// lcd_driver_top
module lcd_driver_top (
    input  wire clk,
    input  wire rst_n,
    output wire lcd_resetn,
    output wire lcd_cs,
    output wire lcd_dc,
    output wire lcd_sclk,
    output wire lcd_sda
);
Size in the first run: about 1900 cells after synthesis, ~14000 um2 of cells after synthesis.
Settings: LEC_CHECK=0, ABC_AREA=1, CAP_MARGIN=20, CORE_MARGIN=2, CORE_UTILIZATION=72, CTS_CLUSTER_SIZE=15, PLACE_DENSITY_LB_ADDON=0.27, SLEW_MARGIN=20; clock period 2.11 ns.
run.sh (not shown) runs the stock make flow with config.mk's settings and CLKGATE_MAP_FILE=.
The baseline died in 5_1_grt on GRT-0232.
==> next run, changes <==
--- a/flow/config.mk
+++ b/flow/config.mk
@@ -11,4 +11,2 @@
 export CORE_UTILIZATION = 72
-export CTS_CLUSTER_SIZE = 15
-export PLACE_DENSITY_LB_ADDON = 0.27
 export SLEW_MARGIN = 20
==> flow/constraint.sdc (replaced) <==
create_clock -name core_clock -period 2.23 [get_ports {clk}]
set_input_delay 0.4460 -clock core_clock [delete_from_list [all_inputs] [get_ports {clk}]]
set_output_delay 0.4460 -clock core_clock [all_outputs]
set_load 0.01 [all_outputs]
=> Now the flow ran to the end with violations: negative setup slack. Die size is unchanged. Synthesized area stays the same. Synthesized cell count does not change.
==> next run, changes <==
--- a/flow/config.mk
+++ b/flow/config.mk
@@ -9,4 +9,8 @@
 export CAP_MARGIN = 20
+export CORE_ASPECT_RATIO = 0.5
 export CORE_MARGIN = 2
 export CORE_UTILIZATION = 72
+export CTS_CLUSTER_DIAMETER = 400
+export CTS_CLUSTER_SIZE = 98
+export SETUP_SLACK_MARGIN = 0.66
 export SLEW_MARGIN = 20
This time the run stopped in 5_1_grt.
Synthesized area is unchanged.
Synthesized cell count is unchanged.
Die size is higher by 0.32%.

---

Starting RTL as in the previous note.
clock: 3.45 ns
lec_check: 0
cap_margin: 20
cell_pad_in_sites_detail_placement: 0
cell_pad_in_sites_global_placement: 0
core_margin: 2
core_utilization: 66
cts_cluster_size: 41
gpl_routability_driven: 0
min_routing_layer: met1
setup_slack_margin: 0.83
slew_margin: 35
Then changed:
--- a/flow/config.mk
+++ b/flow/config.mk
@@ -11,3 +11,3 @@
 export CORE_MARGIN = 2
-export CORE_UTILIZATION = 66
+export CORE_UTILIZATION = 71
 export CTS_CLUSTER_SIZE = 41
@@ -15,3 +15,3 @@
 export MIN_ROUTING_LAYER = met1
-export SETUP_SLACK_MARGIN = 0.83
+export SETUP_SLACK_MARGIN = -0.2
 export SLEW_MARGIN = 35
==> flow/constraint.sdc (replaced) <==
create_clock -name core_clock -period 2.34 [get_ports {clk}]
set_input_delay 0.4680 -clock core_clock [delete_from_list [all_inputs] [get_ports {clk}]]
set_output_delay 0.4680 -clock core_clock [all_outputs]
set_load 0.01 [all_outputs]
This time the run completed, yet does not pass: setup timing.
Cell area increases by 2.0%.
Count of clock-buffer cells in the layout climbs by 8.
Area after synthesis stays the same.
Sequential share of layout area falls by 0.82 points.
Die size is lower by 6.9%.
Worst setup slack degrades by 1.1 ns.
Via count went up by about 5%.
Clock skew goes up by 0.0065 ns.
Non-clock buffer count rose by 88.
Power increases by about 50%.
Global-route usage came out higher by 6.2 points.
Then changed:
--- a/flow/config.mk
+++ b/flow/config.mk
@@ -7,2 +7,3 @@
 export LEC_CHECK = 0
+export ABC_AREA = 1
 export CAP_MARGIN = 20
@@ -15,3 +16,4 @@
 export MIN_ROUTING_LAYER = met1
-export SETUP_SLACK_MARGIN = -0.2
+export PLACE_DENSITY_LB_ADDON = 0.11
+export SETUP_SLACK_MARGIN = -0.07
 export SLEW_MARGIN = 35
After rerunning: The changed run reached the layout checks and failed them: setup timing. Critical path depth is higher by 4. Setup slack gets better by 0.28 ns. Final area came out lower by 4.3%. Total power is about the same. Synthesized cell count goes up by 50%. Synthesized area grows by 3.5%. Fmax came out higher by 11%. Flip-flop count stays the same. Routed wire length decreases by 2.9%.
Then changed:
==> flow/config.mk (replaced) <==
export PLATFORM = sky130hd
export DESIGN_NAME = lcd_driver_top
export DESIGN_NICKNAME = lcd_driver_top
export VERILOG_FILES = /design/flow/design.v
export SDC_FILE = /design/flow/constraint.sdc
export NUM_CORES = 4
export LEC_CHECK = 0
export CAP_MARGIN = 20
export CORE_MARGIN = 2
export CORE_UTILIZATION = 61
export CTS_CLUSTER_SIZE = 31
export SLEW_MARGIN = 20
==> flow/constraint.sdc (replaced) <==
create_clock -name core_clock -period 5.16 [get_ports {clk}]
set_input_delay 1.0320 -clock core_clock [delete_from_list [all_inputs] [get_ports {clk}]]
set_output_delay 1.0320 -clock core_clock [all_outputs]
set_load 0.01 [all_outputs]
- The changed run finished clean
- maximum frequency is lower by 29%
- worst setup slack improves by 1.8 ns
- power fell by 54%
- cell count goes down by 31%
- non-clock buffer count decreases by 39
- routed wire length goes down by 13%
- clock-buffer cell count rose by 5
- global-route usage came out lower by 8.2 points
- clock power fell by 53%
- design area shrinks by 6.0%
- via count goes down by 24%
Then changed:
--- a/flow/config.mk
+++ b/flow/config.mk
@@ -7,6 +7,6 @@
 export LEC_CHECK = 0
+export ABC_AREA = 1
 export CAP_MARGIN = 20
 export CORE_MARGIN = 2
-export CORE_UTILIZATION = 61
-export CTS_CLUSTER_SIZE = 31
+export CORE_UTILIZATION = 72
 export SLEW_MARGIN = 20
==> flow/constraint.sdc (replaced) <==
create_clock -name core_clock -period 2.58 [get_ports {clk}]
set_input_delay 0.5160 -clock core_clock [delete_from_list [all_inputs] [get_ports {clk}]]
set_output_delay 0.5160 -clock core_clock [all_outputs]
set_load 0.01 [all_outputs]
What happened: The new run ran to the end with no violations. First-iteration DRC count climbs by about 60%. Design area climbs by 4.7%. Synthesized cell count climbs by 50%. Sequential power climbs by 100%.
Then changed:
--- a/flow/config.mk
+++ b/flow/config.mk
@@ -11,2 +11,4 @@
 export CORE_UTILIZATION = 72
+export CTS_CLUSTER_SIZE = 32
+export PLACE_DENSITY_LB_ADDON = 0.27
 export SLEW_MARGIN = 20
==> flow/constraint.sdc (replaced) <==
create_clock -name core_clock -period 2.1 [get_ports {clk}]
set_input_delay 0.4200 -clock core_clock [delete_from_list [all_inputs] [get_ports {clk}]]
set_output_delay 0.4200 -clock core_clock [all_outputs]
set_load 0.01 [all_outputs]
After rerunning: With this change the flow died in global routing (5_1_grt); synthesized area stays the same; die size is unchanged; synthesized cell count does not change.

---

Starting RTL as in the previous note.
Settings: LEC_CHECK=0, CAP_MARGIN=5, CELL_PAD_IN_SITES_DETAIL_PLACEMENT=0, CELL_PAD_IN_SITES_GLOBAL_PLACEMENT=0, CORE_MARGIN=2, CORE_UTILIZATION=72, CTS_CLUSTER_DIAMETER=110, CTS_CLUSTER_SIZE=15, GPL_ROUTABILITY_DRIVEN=0, MIN_ROUTING_LAYER=met1, SETUP_SLACK_MARGIN=-0.16, SLEW_MARGIN=40; clock period 2.87 ns.
The starting point completed and failed the layout checks on hold timing, setup timing.
Next try:
ABC_AREA = 1   (was default)
CAP_MARGIN = 20   (was 5)
CELL_PAD_IN_SITES_DETAIL_PLACEMENT = default   (was 0)
CELL_PAD_IN_SITES_GLOBAL_PLACEMENT = default   (was 0)
CTS_CLUSTER_DIAMETER = default   (was 110)
GPL_ROUTABILITY_DRIVEN = default   (was 0)
MIN_ROUTING_LAYER = default   (was met1)
PLACE_DENSITY_LB_ADDON = 0.0   (was default)
SETUP_SLACK_MARGIN = default   (was -0.16)
SLEW_MARGIN = 20   (was 40)
clock period = 2.14 ns   (was 2.87 ns; I/O delays follow)
After rerunning: The changed run aborted during global routing (5_1_grt) (ODB-0269); area after synthesis rose by 3.5%; synthesized cell count rose by 50%; die area rose by 3.4%.
Next try:
CTS_CLUSTER_SIZE = 82   (was 15)
PLACE_DENSITY = 0.35   (was default)
PLACE_DENSITY_LB_ADDON = default   (was 0.0)
clock period = 2.1 ns   (was 2.14 ns; I/O delays follow)
Result:
- The changed run aborted during global routing (5_1_grt)
- die size stays the same
- area after synthesis does not change
- synthesized cell count stays the same
Next try:
ABC_AREA = default   (was 1)
CORE_UTILIZATION = 52   (was 72)
CTS_CLUSTER_SIZE = default   (was 82)
PLACE_DENSITY = default   (was 0.35)
clock period = 3.77 ns   (was 2.1 ns; I/O delays follow)
=> The changed run finished clean. Synthesized cell count goes down by 33%. Die area goes up by 33%. Area after synthesis goes down by 3.3%.
Next try:
CORE_UTILIZATION = 40   (was 52)
After rerunning: The new run passed the timing, DRC and antenna checks; worst setup slack loses 90 ps; maximum frequency fell by about 3%; cell count climbs by about 7%; final area rises by about 0.7%; die area grows by 29%; clock power shrinks by about 5%; critical path depth is unchanged.
Next try:
CORE_UTILIZATION = 68   (was 40)
CTS_CLUSTER_DIAMETER = 355   (was default)
CTS_CLUSTER_SIZE = 31   (was default)
clock period = 5.56 ns   (was 3.77 ns; I/O delays follow)
=> Via count barely changes; first-iteration DRC count fell by 10%; power came out lower by 50%; synthesized cell count does not change; die size went down by 40%; sequential cell count is unchanged; clock-buffer cell count drops by 18.

---

== run A ==
lcd_driver_top again, from the RTL that the note above started with.
export LEC_CHECK = 0
export ABC_AREA = 1
export CAP_MARGIN = 20
export CORE_MARGIN = 2
export CORE_UTILIZATION = 72
export CTS_CLUSTER_DIAMETER = 231
export CTS_CLUSTER_SIZE = 15
export PLACE_DENSITY_LB_ADDON = 0.27
export SLEW_MARGIN = 35
create_clock -name core_clock -period 2.1 [get_ports {clk}]
Status: run A FAILED at global routing (tool error)
Input-level comparison between run Z and run A:
- removing CTS_CLUSTER_DIAMETER (formerly 231)
- removing CTS_CLUSTER_SIZE (formerly 15)
- removing ABC_AREA (formerly 1)
- removing PLACE_DENSITY_LB_ADDON (formerly 0.27)
- changing SLEW_MARGIN from 35 to 20
- changing the clock period (ns, I/O delays scaled along) from 2.1 to 3.94
==> comparison <==
Run Z: done, clean on timing, DRC and antenna
Max setup fix buffers added after clock tree synthesis across run A and run Z: run A
On area fraction in and, or, nand and nor cells, the higher figure sits with run A, not run Z.
Fraction of synthesized area in multiplexers: run A and run Z compared, higher one is run Z
Relative to run A, post-CTS resize count has gone down in run Z.
Power and IR drop assume default switching activity.
